== run 1 ==
## top
module top(
    input clk, rst,
    input [3:0] key_in,
    output [6:0] seg,
    output [7:0] sel,
    output reg [2:0] led, sel_led,
    output buz
);
    wire [2:0] key_val;
    localparam  S1 = 3'd1,
                S2 = 3'd2,
                S3 = 3'd3,
                S4 = 3'd4;
    key u_key(
        .clk(clk),
        .rst(rst),
        .key_in(key_in),
        .key_val(key_val)
    );
    reg [20:0] data_to_show;
    seg u_seg(
        .clk(clk),
        .rst(rst),
        .seg(seg),
        .sel(sel),
        .data(data_to_show)
    );
    wire [20:0] data_clock, data_stopwatch, data_timer;
    wire [2:0] led_clock, led_timer;
    wire [2:0] key_val_clock, key_val_stopwatch, key_val_timer;
    reg [1:0] current_state, next_state;
    localparam  CLOCK       = 2'b00,
                STOPWATCH   = 2'b01,
                TIMER       = 2'b11;
    assign key_val_clock = (current_state == CLOCK) ? key_val : 3'd0;
    assign key_val_stopwatch = (current_state == STOPWATCH) ? key_val : 3'd0;
    assign key_val_timer = (current_state == TIMER) ? key_val : 3'd0;
    clock u_clock (
        .clk(clk),
        .rst(rst),
        .key_val(key_val_clock),
        .data(data_clock),
        .led(led_clock)
    );
    stopwatch u_stopwatch (
        .clk(clk),
        .rst(rst),
        .key_val(key_val_stopwatch),
        .data(data_stopwatch)
    );
    timer u_timer (
        .clk(clk),
        .rst(rst),
        .key_val(key_val_timer),
        .data(data_timer),
        .led(led_timer),
        .buz(buz)
    );
    always @(posedge clk or negedge rst) begin
        if (!rst) begin
  ...
Size: ~9800 sq um of cells after synthesis.
make LEC_CHECK=0 CAP_MARGIN=0 CELL_PAD_IN_SITES_DETAIL_PLACEMENT=1 CELL_PAD_IN_SITES_GLOBAL_PLACEMENT=1 CORE_MARGIN=5 CORE_UTILIZATION=52 CTS_CLUSTER_SIZE=73 GPL_ROUTABILITY_DRIVEN=0 GPL_TIMING_DRIVEN=0 HOLD_SLACK_MARGIN=0.14 MAX_ROUTING_LAYER=met5 MIN_ROUTING_LAYER=met1 PLACE_DENSITY_LB_ADDON=0.02 SETUP_SLACK_MARGIN=1.66 SLEW_MARGIN=10 finish   # period 9.7 ns
run.sh (not shown) runs the stock make flow with config.mk's settings and CLKGATE_MAP_FILE=.
What run 2 does differently from run 1 at the input level:
- CELL_PAD_IN_SITES_DETAIL_PLACEMENT: 1 -> unset
- SLEW_MARGIN: 10 -> 20
- CORE_UTILIZATION: 52 -> 70
- GPL_TIMING_DRIVEN: 0 -> unset
- GPL_ROUTABILITY_DRIVEN: 0 -> unset
- PLACE_DENSITY_LB_ADDON: 0.02 -> unset
- CELL_PAD_IN_SITES_GLOBAL_PLACEMENT: 1 -> 0
- CTS_CLUSTER_SIZE: 73 -> 39
- SETUP_SLACK_MARGIN: 1.66 -> -0.7
Notes after the runs:
- The flow did not stop early for run 2: all stages ran, and the layout cleared the timing, DRC and antenna checks.
- Changes observed in run 2 relative to run 1: number of register bits inferred by synthesis was more or less identical; clock network power share went down by 5.4 points; routed wire length went down by 21%; clock latency on the worst-skew pair was more or less identical.
- Number of buffer and inverter instances along the worst setup path, run 2 and run 1: larger value in run 1
- Run 2 against run 1: die size moved down; first-pass GRT wire length decreased about 18%.
Input changes introduced in run 3 (baseline for comparison: run 2):
- a change of CTS_CLUSTER_SIZE from 39 to 50
- an added CTS_CLUSTER_DIAMETER of 350
- a change of SETUP_SLACK_MARGIN from -0.7 to 1.66
- a change of CORE_UTILIZATION from 70 to 65
==> results <==
Run 3 was carried through to the last stage, and its layout satisfied the timing, DRC and antenna checks.
Run 2 finished every stage and its layout cleared the timing, DRC and antenna checks.
Run 2 → run 3: worst setup slack shows an increase of 120 ps, final routed wirelength across all metal layers went up by about 1.6%, global-route total usage across every layer went down.
> inputs changed (run 3 -> run 4)
- CELL_PAD_IN_SITES_GLOBAL_PLACEMENT: 0 -> 1
- PLACE_DENSITY_LB_ADDON: unset -> 0.24
- CTS_CLUSTER_DIAMETER: 350 -> unset
- CORE_UTILIZATION: 65 -> 52
- CTS_CLUSTER_SIZE: 50 -> 17
--- outcome ---
On run 4: final period demand of the worst path is 40 ps lower than what run 3 gave.
The worst relative slew slack of run 3 and that of run 4 are within noise of each other.
Looking at initial core utilization across run 4 and run 3, the one that comes out higher is run 3.
In the final design statistics, run 4 uses more standard cells in total than run 3.
From run 3 to run 4 the numbers moved as follows: worst setup slack before clock tree synthesis lower, global-route wire length before repair roughly the same, highest cell delay on the worst timing path roughly the same, clock-cell share of area lower.
--- input diff run 4..run 5 ---
- putting CELL_PAD_IN_SITES_DETAIL_PLACEMENT at 1 where nothing was set
- swapping 17 for 100 in CTS_CLUSTER_SIZE
- swapping 1.66 for 1.84 in SETUP_SLACK_MARGIN
- swapping 0.24 for 0.03 in PLACE_DENSITY_LB_ADDON
- putting CTS_CLUSTER_DIAMETER at 178 where nothing was set
### Flow results
Across run 5 and run 4, the outcome is the same: a clean finish for every run. Met2 capacity usage during global routing, run 5 and run 4: larger value in run 5. Measured against each other, run 5 and run 4 differ in worst-case setup slack after placement, the higher figure coming from run 4. Flip-flop count: run 5 vs run 4 identical. Against run 4 as the reference, run 5 delivers a higher worst setup slack. Run 4 has a lower via count of the first global-routing pass than run 5. In the tables for run 5 and run 4, net load switching power reads lower with run 4. Sort run 5 and run 4 by clock tree buffer count of the final layout desc -> top: run 4. Compare run 5 and run 4 | clock power higher: run 5.
What run 6 does differently from run 5 at the input level:
- CELL_PAD_IN_SITES_DETAIL_PLACEMENT: 1 -> unset
- CELL_PAD_IN_SITES_GLOBAL_PLACEMENT: 1 -> 0
- CTS_CLUSTER_DIAMETER: 178 -> unset
- SETUP_SLACK_MARGIN: 1.84 -> 2.55
- CORE_UTILIZATION: 52 -> 70
- CTS_CLUSTER_SIZE: 100 -> 39
- PLACE_DENSITY_LB_ADDON: 0.03 -> unset
==> comparison <==
Between run 6 and run 5, it is run 6 whose per-cell routed wire length is lower, by about 10%.
Delta (run 6 minus run 5): fraction of power spent switching nets now smaller; multi-input gate share of total cell area went up; summed area of non-filler cells in the final layout has increased.
Via count, run 6 vs run 5: down slightly
Power figures rest on the tool's default switching activity, not on a simulated workload.
